== run 1 ==
==> flow/design.v <==
module ALU_16_bit(
input wire [15:0] A,
input wire [15:0] B,
input wire [3:0] ALU_FUN,
input wire clk,
output reg [15:0] ALU_OUT,
output reg Carry_Flag,
output reg Arith_Flag,
output reg Logic_Flag,
output reg CMP_Flag,
output reg Shift_Flag
);
reg [15:0] ALU_OUT_Comb;
always @ (*)
 begin
  Arith_Flag = 0;
  Logic_Flag = 0;
  CMP_Flag = 0;
  Shift_Flag = 0;
  Carry_Flag = 0;
  case (ALU_FUN)
    4'b0000: begin
	          {Carry_Flag, ALU_OUT_Comb} = A + B;
	          Arith_Flag = 1; 
			 end
	4'b0001: begin 
	          {Carry_Flag, ALU_OUT_Comb} = A - B;
	          Arith_Flag = 1;
 			 end
	4'b0010: begin 
	          ALU_OUT_Comb = A * B;
	          Arith_Flag = 1; 
			 end
	4'b0011: begin
	          if (B != 16'b0)
	           begin
			    ALU_OUT_Comb = A / B;
				Arith_Flag = 1;
			   end
			  else
			   begin
			    ALU_OUT_Comb = 16'b0;
				Arith_Flag = 1;
			   end
			 end
	4'b0100: begin 
	          ALU_OUT_Comb = A & B;
	          Logic_Flag = 1; 
			 end
	4'b0101: begin
	          ALU_OUT_Comb = A | B;
	          Logic_Flag = 1;
			 end
	4'b0110: begin 
	          ALU_OUT_Comb = ~ (A & B);
	          Logic_Flag = 1;
			 end
	4'b0111: begin
	          ALU_OUT_Comb = ~ (A | B);
	          Logic_Flag = 1;
			 end
	4'b1000: begin
	          ALU_OUT_Comb = A ^ B;
	          Logic_Flag = 1;
			 end
	4'b1001: begin 
	          ALU_OUT_Comb = ~ (A ^ B);
	          Logic_Flag = 1;
			 end
	4'b1010: begin
	          if (A == B)
	           begin
			    ALU_OUT_Comb = 16'b1;
				CMP_Flag = 1;
			   end
			  else
			   begin
			    ALU_OUT_Comb = 16'b0;
				CMP_Flag = 1;
			   end
			 end
	4'b1011: begin
	          if (A > B)
	           begin
			    ALU_OUT_Comb = 16'b10;
				CMP_Flag = 1;
			   end
			  else
			   begin
			    ALU_OUT_Comb = 16'b0;
				CMP_Flag = 1;
			   end
			 end
	4'b1100: begin
	          if (A < B)
	           begin
			    ALU_OUT_Comb = 16'b11;
				CMP_Flag = 1;
			   end
			  else
			   begin
			    ALU_OUT_Comb = 16'b0;
				CMP_Flag = 1;
			   end
			 end
	4'b1101: begin 
	          ALU_OUT_Comb = A >> 1 ;
	          Shift_Flag = 1;
			 end
	4'b1110: begin
           	  ALU_OUT_Comb = A << 1 ;
	          Shift_Flag = 1;
			 end
	default: ALU_OUT_Comb = 16'b0;
  endcase
 end
always @ (posedge clk)
 begin
  ALU_OUT <= ALU_OUT_Comb;
 end 
endmodule
clock: 12.1 ns
lec_check: 0
cap_margin: 20
core_margin: 2
core_utilization: 72
cts_cluster_size: 47
place_density_lb_addon: 0.01
slew_margin: 20
run.sh (not shown) runs the stock make flow with config.mk's settings and CLKGATE_MAP_FILE=.
What ended run 1 was a tool error in detailed placement (3_5_place_dp); the run never finished.
#### Input delta (run 2 over run 1)
--- a/flow/config.mk
+++ b/flow/config.mk
@@ -10,3 +10 @@
-export CORE_UTILIZATION = 72
-export CTS_CLUSTER_SIZE = 47
-export PLACE_DENSITY_LB_ADDON = 0.01
+export CORE_UTILIZATION = 49
==> flow/constraint.sdc <==
create_clock -name core_clock -period 11.3 [get_ports {clk}]
set_input_delay 2.2600 -clock core_clock [delete_from_list [all_inputs] [get_ports {clk}]]
set_output_delay 2.2600 -clock core_clock [all_outputs]
set_load 0.01 [all_outputs]
==> comparison <==
The flow completed for run 2, but it is not clean: the layout still shows negative setup slack. Relative to run 1, height of the die has increased by about 20% in run 2. Across both runs, final weighted congestion in routability-driven placement was lower for run 2 than for run 1. From run 1 to run 2, synthesis area per yosys did not move at all. The adder-cell share of the synthesized area was comparable across run 2 and run 1. Taking run 1 over run 2, the die size ratio works out to 0.69.
Input-level comparison between run 3 and run 2:
--- a/flow/config.mk
+++ b/flow/config.mk
@@ -10 +10,2 @@
-export CORE_UTILIZATION = 49
+export CORE_UTILIZATION = 58
+export SETUP_SLACK_MARGIN = -2.0
==> flow/constraint.sdc <==
create_clock -name core_clock -period 29.3 [get_ports {clk}]
set_input_delay 5.8600 -clock core_clock [delete_from_list [all_inputs] [get_ports {clk}]]
set_output_delay 5.8600 -clock core_clock [all_outputs]
set_load 0.01 [all_outputs]
--- outcome ---
- In the flow results for run 2 and run 3, the stage delay of the slowest cell on the critical path is larger on run 3.
- Taking run 2 as the reference, in run 3 layout filler cell count now sits lower; global-route usage now sits higher; relative contribution of combinational cells to total power now sits lower.
- [run 3 vs run 2] switching portion of total power: higher in run 3
- Synthesized cell count: run 2 vs run 3 identical
- Placed standard-cell area | run 3 below run 2
- Run 3 finished all stages; layout check result: FAIL, due to negative setup slack.
- Via count, run 2 and run 3, higher one = run 2.
- Setup WNS run 2 -> run 3: better
Here is what was changed in the inputs of run 4 compared with run 3.
--- a/flow/config.mk
+++ b/flow/config.mk
@@ -10,2 +10 @@
-export CORE_UTILIZATION = 58
-export SETUP_SLACK_MARGIN = -2.0
+export CORE_UTILIZATION = 63
==> flow/constraint.sdc <==
create_clock -name core_clock -period 12.1 [get_ports {clk}]
set_input_delay 2.4200 -clock core_clock [delete_from_list [all_inputs] [get_ports {clk}]]
set_output_delay 2.4200 -clock core_clock [all_outputs]
set_load 0.01 [all_outputs]
[summary]
- Run 4 ended up with a higher number of gates given a new drive strength after cts than run 3 did.
- Run 4 did not finish: a tool error stopped it during global routing (5_1_grt).
- On run 4: number of standard-cell rows in the floorplan is 3 lower than what run 3 gave.
- Run 4 ended up with a higher HPWL reported at the end of detailed placement than run 3 did.
- For netlist area before placement, run 3 and run 4 come out practically identical.
- Number of instances in the placed design of run 3 is on par with run 4.
- Of run 3 and run 4, the lower worst slack at placement belongs to run 4.
- Instance area after placement | run 4 above run 3
- Of run 3 and run 4, the run reporting the higher die size was run 3.
- Run 4 vs run 3: final weighted congestion in routability-driven placement up in run 4
Power figures rest on the tool's default switching activity, not on a simulated workload.
